## the previous run
==> flow/design.v <==
module ALU_16_bit(
input wire [15:0] A,
input wire [15:0] B,
input wire [3:0] ALU_FUN,
input wire clk,
output reg [15:0] ALU_OUT,
output reg Carry_Flag,
output reg Arith_Flag,
output reg Logic_Flag,
output reg CMP_Flag,
output reg Shift_Flag
);
reg [15:0] ALU_OUT_Comb;
always @ (*)
 begin
  Arith_Flag = 0;
  Logic_Flag = 0;
  CMP_Flag = 0;
  Shift_Flag = 0;
  Carry_Flag = 0;
  case (ALU_FUN)
    4'b0000: begin
	          {Carry_Flag, ALU_OUT_Comb} = A + B;
	          Arith_Flag = 1; 
			 end
	4'b0001: begin 
	          {Carry_Flag, ALU_OUT_Comb} = A - B;
	          Arith_Flag = 1;
 			 end
	4'b0010: begin 
	          ALU_OUT_Comb = A * B;
	          Arith_Flag = 1; 
			 end
	4'b0011: begin
	          if (B != 16'b0)
	           begin
			    ALU_OUT_Comb = A / B;
				Arith_Flag = 1;
			   end
			  else
			   begin
			    ALU_OUT_Comb = 16'b0;
				Arith_Flag = 1;
			   end
			 end
	4'b0100: begin 
	          ALU_OUT_Comb = A & B;
	          Logic_Flag = 1; 
			 end
	4'b0101: begin
	          ALU_OUT_Comb = A | B;
	          Logic_Flag = 1;
			 end
	4'b0110: begin 
	          ALU_OUT_Comb = ~ (A & B);
	          Logic_Flag = 1;
			 end
	4'b0111: begin
	          ALU_OUT_Comb = ~ (A | B);
	          Logic_Flag = 1;
			 end
	4'b1000: begin
	          ALU_OUT_Comb = A ^ B;
	          Logic_Flag = 1;
			 end
	4'b1001: begin 
	          ALU_OUT_Comb = ~ (A ^ B);
	          Logic_Flag = 1;
			 end
	4'b1010: begin
	          if (A == B)
	           begin
			    ALU_OUT_Comb = 16'b1;
				CMP_Flag = 1;
			   end
			  else
			   begin
			    ALU_OUT_Comb = 16'b0;
				CMP_Flag = 1;
			   end
			 end
	4'b1011: begin
	          if (A > B)
	           begin
			    ALU_OUT_Comb = 16'b10;
				CMP_Flag = 1;
			   end
			  else
			   begin
			    ALU_OUT_Comb = 16'b0;
				CMP_Flag = 1;
			   end
			 end
	4'b1100: begin
	          if (A < B)
	           begin
			    ALU_OUT_Comb = 16'b11;
				CMP_Flag = 1;
			   end
			  else
			   begin
			    ALU_OUT_Comb = 16'b0;
				CMP_Flag = 1;
			   end
			 end
	4'b1101: begin 
	          ALU_OUT_Comb = A >> 1 ;
	          Shift_Flag = 1;
			 end
	4'b1110: begin
           	  ALU_OUT_Comb = A << 1 ;
	          Shift_Flag = 1;
			 end
	default: ALU_OUT_Comb = 16'b0;
  endcase
 end
always @ (posedge clk)
 begin
  ALU_OUT <= ALU_OUT_Comb;
 end 
endmodule
clock: 31.0 ns
lec_check: 0
abc_area: 1
cap_margin: 15
core_margin: 2
core_utilization: 70
cts_cluster_diameter: 338
cts_cluster_size: 98
gpl_routability_driven: 0
gpl_timing_driven: 0
place_density: 0.84
slew_margin: 20
tns_end_percent: 15
run.sh (not shown) runs the stock make flow with config.mk's settings and CLKGATE_MAP_FILE=.
The previous run reached the end of the flow, and the finished layout is clean on the timing, DRC and antenna checks.
Input-level comparison between the current run and the previous run:
==> flow/config.mk <==
export PLATFORM = sky130hd
export DESIGN_NAME = ALU_16_bit
export DESIGN_NICKNAME = ALU_16_bit
export VERILOG_FILES = /design/flow/design.v
export SDC_FILE = /design/flow/constraint.sdc
export NUM_CORES = 4
export LEC_CHECK = 0
export CAP_MARGIN = 20
export CORE_ASPECT_RATIO = 0.72
export CORE_MARGIN = 2
export CORE_UTILIZATION = 40
export SLEW_MARGIN = 20
export TNS_END_PERCENT = 50
==> results <==
The current run ended with every stage complete and zero timing, DRC or antenna violations. Launching instance or port of the critical path = B[0]: the previous run; launching instance or port of the critical path = B[2]: the current run. Comparing the current run and the previous run, the higher wire length after detailed routing was measured on the current run. Re well tap count: the previous run was lower than the current run. The maximum number of pins on one net before global-route repair in the current run sits 19 above the value recorded for the previous run. The current run vs the previous run, global-route usage went down by 11 points. In the current run, the cell count came out 0.30% below the value in the previous run. Against the previous run as the reference, the current run delivers a higher delay of the slowest cell on the worst path. The current run ends up with a worst hold slack that is 0.31 ns higher than in the previous run. In the current run relative to the previous run, critical path depth had gone down by more than a quarter. Compared with the previous run, the current run shows synthesized cell count lower by 335.

---

## build 53
// ALU_16_bit: RTL as listed in full above, without the edits since
Settings: LEC_CHECK=0, ABC_AREA=1, CAP_MARGIN=20, CELL_PAD_IN_SITES_GLOBAL_PLACEMENT=2, CORE_ASPECT_RATIO=0.64, CORE_MARGIN=2, CORE_UTILIZATION=24, CTS_CLUSTER_DIAMETER=112, GPL_ROUTABILITY_DRIVEN=0, GPL_TIMING_DRIVEN=0, HOLD_SLACK_MARGIN=0.13, MAX_ROUTING_LAYER=met5, MIN_ROUTING_LAYER=met2, PLACE_DENSITY=0.47, SLEW_MARGIN=35, TNS_END_PERCENT=30; clock period 32.2 ns.
Build 53 finished every step from synthesis to the final layout, and the layout passed the timing, DRC and antenna checks.
## Diff of input files: build 90 against build 53
- MIN_ROUTING_LAYER no longer set, was met2
- CORE_ASPECT_RATIO no longer set, was 0.64
- HOLD_SLACK_MARGIN no longer set, was 0.13
- GPL_TIMING_DRIVEN no longer set, was 0
- CELL_PAD_IN_SITES_GLOBAL_PLACEMENT no longer set, was 2
- ABC_AREA no longer set, was 1
- SLEW_MARGIN now 20, was 35
- CORE_UTILIZATION now 72, was 24
- TNS_END_PERCENT no longer set, was 30
- CTS_CLUSTER_DIAMETER no longer set, was 112
- MAX_ROUTING_LAYER no longer set, was met5
- GPL_ROUTABILITY_DRIVEN no longer set, was 0
- PLACE_DENSITY no longer set, was 0.47
- the clock period (ns, I/O delays scaled along) now 39.2, was 32.2
==> comparison <==
- | iteration count of the initial detailed-routing pass | lower: build 90 |
- Summary of build 90 over build 53: area fraction of clock buffers and clock inverters held steady; worst setup slack shrank by 0.31 ns.
Setup changes, build 90 to build 23
- CTS_CLUSTER_SIZE: unset -> 47
- PLACE_DENSITY_LB_ADDON: unset -> 0.01
- the clock period (ns, I/O delays scaled along): 39.2 -> 12.1
### Flow results
~same synthesized area in build 23 and build 90. Apart from build 23, each of build 23 and build 90 ends the flow with a layout that passes the timing, DRC and antenna checks. Simple logic cell fraction of the synthesized area: build 90 vs build 23 identical. Changes observed in build 23 relative to build 90: synthesized cell count stayed essentially flat; weighted congestion reported at the end of routability-driven placement has increased; flip-flop and latch count after synthesis level; cell count in the Yosys report was more or less identical.
Changes in build 8 relative to build 23:
- CORE_UTILIZATION now 17, was 72
- CTS_CLUSTER_SIZE no longer set, was 47
- PLACE_DENSITY_LB_ADDON no longer set, was 0.01
- the clock period (ns, I/O delays scaled along) now 39.2, was 12.1
Findings:
Build 8 finished end to end and its layout was clean on timing, DRC and antenna. Diff build 23 -> build 8: area after synthesis saw little to no change; flip-flop and latch count after synthesis barely changed; number of instances in the synthesized netlist roughly the same. Build 8: final weighted congestion in routability-driven placement is about 20% lower than what build 23 reported. | yosys-reported design area after synthesis | build 23 vs build 8 | ≈ equal |. Build 8 vs build 23 — area of the die climbed by more than 100%. Reported for build 8 and build 23, async set-reset flop share out of synthesis turned out identical to the last digit. In build 8, the width of the die came out 100% above the value in build 23. As of build 8, floorplan row count had risen by more than 100% compared to build 23.
